==> inputs of build 37 <==
==> flow/design.v (excerpt) <==
module CPU(
				clk,
			  rst_n,
		   IO_stall,
         awid_m_inf,
       awaddr_m_inf,
       awsize_m_inf,
      awburst_m_inf,
        awlen_m_inf,
      awvalid_m_inf,
      awready_m_inf,
        wdata_m_inf,
        wlast_m_inf,
       wvalid_m_inf,
       wready_m_inf,
          bid_m_inf,
        bresp_m_inf,
       bvalid_m_inf,
       bready_m_inf,
         arid_m_inf,
       araddr_m_inf,
        arlen_m_inf,
       arsize_m_inf,
      arburst_m_inf,
      arvalid_m_inf,
      arready_m_inf, 
          rid_m_inf,
        rdata_m_inf,
        rresp_m_inf,
        rlast_m_inf,
       rvalid_m_inf,
       rready_m_inf 
);
==> flow/config.mk <==
export PLATFORM = sky130hd
export DESIGN_NAME = CPU
export DESIGN_NICKNAME = CPU
export VERILOG_FILES = /design/flow/design.v
export SDC_FILE = /design/flow/constraint.sdc
export NUM_CORES = 4
export LEC_CHECK = 0
export ABC_AREA = 1
export CAP_MARGIN = 0
export CORE_ASPECT_RATIO = 0.94
export CORE_MARGIN = 2
export CORE_UTILIZATION = 72
export CTS_CLUSTER_DIAMETER = 390
export CTS_CLUSTER_SIZE = 100
export HOLD_SLACK_MARGIN = 0.27
export PLACE_DENSITY_LB_ADDON = 0.08
export SETUP_SLACK_MARGIN = 0.5
export SLEW_MARGIN = 20
==> flow/constraint.sdc <==
create_clock -name core_clock -period 2.63 [get_ports {clk}]
set_input_delay 0.5260 -clock core_clock [delete_from_list [all_inputs] [get_ports {clk}]]
set_output_delay 0.5260 -clock core_clock [all_outputs]
set_load 0.01 [all_outputs]
run.sh (not shown) runs the stock make flow with config.mk's settings and CLKGATE_MAP_FILE=.
==> inputs of build 27, as changes to build 37 <==
Settings changed: ABC_AREA 1 to not set, CAP_MARGIN 0 to 5, CORE_ASPECT_RATIO 0.94 to not set, CTS_CLUSTER_DIAMETER 390 to 231, CTS_CLUSTER_SIZE 100 to 15, HOLD_SLACK_MARGIN 0.27 to not set, PLACE_DENSITY_LB_ADDON 0.08 to not set, SETUP_SLACK_MARGIN 0.5 to 1.18, TNS_END_PERCENT set to 5.
==> flow/constraint.sdc (replaced) <==
create_clock -name core_clock -period 4.08 [get_ports {clk}]
set_input_delay 0.8160 -clock core_clock [delete_from_list [all_inputs] [get_ports {clk}]]
set_output_delay 0.8160 -clock core_clock [all_outputs]
set_load 0.01 [all_outputs]
==> results <==
Build 37 stopped in global routing. Build 27 completed and failed the layout checks on setup timing.
Between build 27 and build 37, the lower die size is in build 27 (gap 3.2%, measured against build 37).
Area after synthesis: build 27 is lower than build 37 (about 3.2%).
Of build 37 and build 27, build 37 has the higher synthesized cell count (gap about 26%, measured against build 27).
==> figures <==
item                                                                         build 37                  build 27
Outcome                                                     aborted with a tool error  finished with violations
Stage where the flow stopped                                           global routing                         -
Violated checks                                                                     -              setup timing
Placed instance area                                                       0.0338 mm²                0.0307 mm²
Die height                                                                     201 µm                    204 µm
Horizontal extent of the die                                                   214 µm                    204 µm
Unique cell type count in the Yosys netlist                                        58                        84
Row Count                                                                          72                        73
Total of cells resized after clock tree synthesis                                 368                       199
Count of instantiated cells in the yosys netlist                                 3906                      3098
Post-Syn Area                                                              0.0297 mm²                0.0288 mm²
Post-CTS Setup Inserts                                                             38                        16
Sum of net half-perimeters after detailed placement                          89000 µm                  74300 µm
CTS Hold Buffers Added                                                              1                         0
Placer congestion estimate                                                       1.16                      1.04
TritonCTS buffer count                                                              8                        34
Core Util at FP                                                                 72.7%                     72.7%
Share of Yosys cell area claimed by the top area cell type                      33.8%                     35.0%
Overall die area                                                           0.0429 mm²                0.0416 mm²
Xor/xnor share of the synthesized area                                         0.854%                     2.22%
Core area                                                                  0.0409 mm²                0.0395 mm²
Yosys chip area                                                            0.0297 mm²                0.0288 mm²
Gate Count Post-Synth                                                            3906                      3098

* * *

==> v27: inputs <==
CPU again, from the RTL that the note above started with.
==> flow/design.v (excerpt) <==
module CPU(
				clk,
			  rst_n,
		   IO_stall,
         awid_m_inf,
       awaddr_m_inf,
       awsize_m_inf,
      awburst_m_inf,
        awlen_m_inf,
      awvalid_m_inf,
      awready_m_inf,
        wdata_m_inf,
        wlast_m_inf,
       wvalid_m_inf,
       wready_m_inf,
          bid_m_inf,
        bresp_m_inf,
       bvalid_m_inf,
       bready_m_inf,
         arid_m_inf,
       araddr_m_inf,
        arlen_m_inf,
       arsize_m_inf,
      arburst_m_inf,
      arvalid_m_inf,
      arready_m_inf, 
          rid_m_inf,
        rdata_m_inf,
        rresp_m_inf,
        rlast_m_inf,
       rvalid_m_inf,
       rready_m_inf 
);
export LEC_CHECK = 0
export CAP_MARGIN = 20
export CORE_MARGIN = 2
export CORE_UTILIZATION = 72
export CTS_CLUSTER_DIAMETER = 47
export CTS_CLUSTER_SIZE = 48
export PLACE_DENSITY_LB_ADDON = 0.26
export SLEW_MARGIN = 35
create_clock -name core_clock -period 3.44 [get_ports {clk}]
==> v22: changes against v27 <==
CORE_UTILIZATION = 40   (was 72)
CTS_CLUSTER_DIAMETER = unset   (was 47)
CTS_CLUSTER_SIZE = unset   (was 48)
PLACE_DENSITY_LB_ADDON = unset   (was 0.26)
SETUP_SLACK_MARGIN = 0.65   (was unset)
SLEW_MARGIN = 20   (was 35)
==> flow/constraint.sdc (replaced) <==
create_clock -name core_clock -period 5.88 [get_ports {clk}]
set_input_delay 1.1760 -clock core_clock [delete_from_list [all_inputs] [get_ports {clk}]]
set_output_delay 1.1760 -clock core_clock [all_outputs]
set_load 0.01 [all_outputs]
==> impl_metrics.env <==
# yosys + openroad results
export IMPL_status="complete, no violations"
export IMPL_grt_pass1_vias=23104
export IMPL_core_util_floorplan_pct=40.30
export IMPL_powerComb_uw=201
export IMPL_met2WireLength_mm=45.71
export IMPL_grt_pass1_wl_mm=153.2
export IMPL_post_cts_resized=46
export IMPL_setup_ws_ns=0.6609
the above is filed under v22

==> impl_metrics.env <==
# yosys + openroad results
export IMPL_setup_violations=36
export IMPL_met2WireLength_mm=48.16
export IMPL_setup_ws_ns=-1.905
export IMPL_so_violations="negative setup slack"
export IMPL_status="failed layout checks"
export IMPL_post_cts_resized=169
export IMPL_powerComb_uw=361
the above is filed under v27

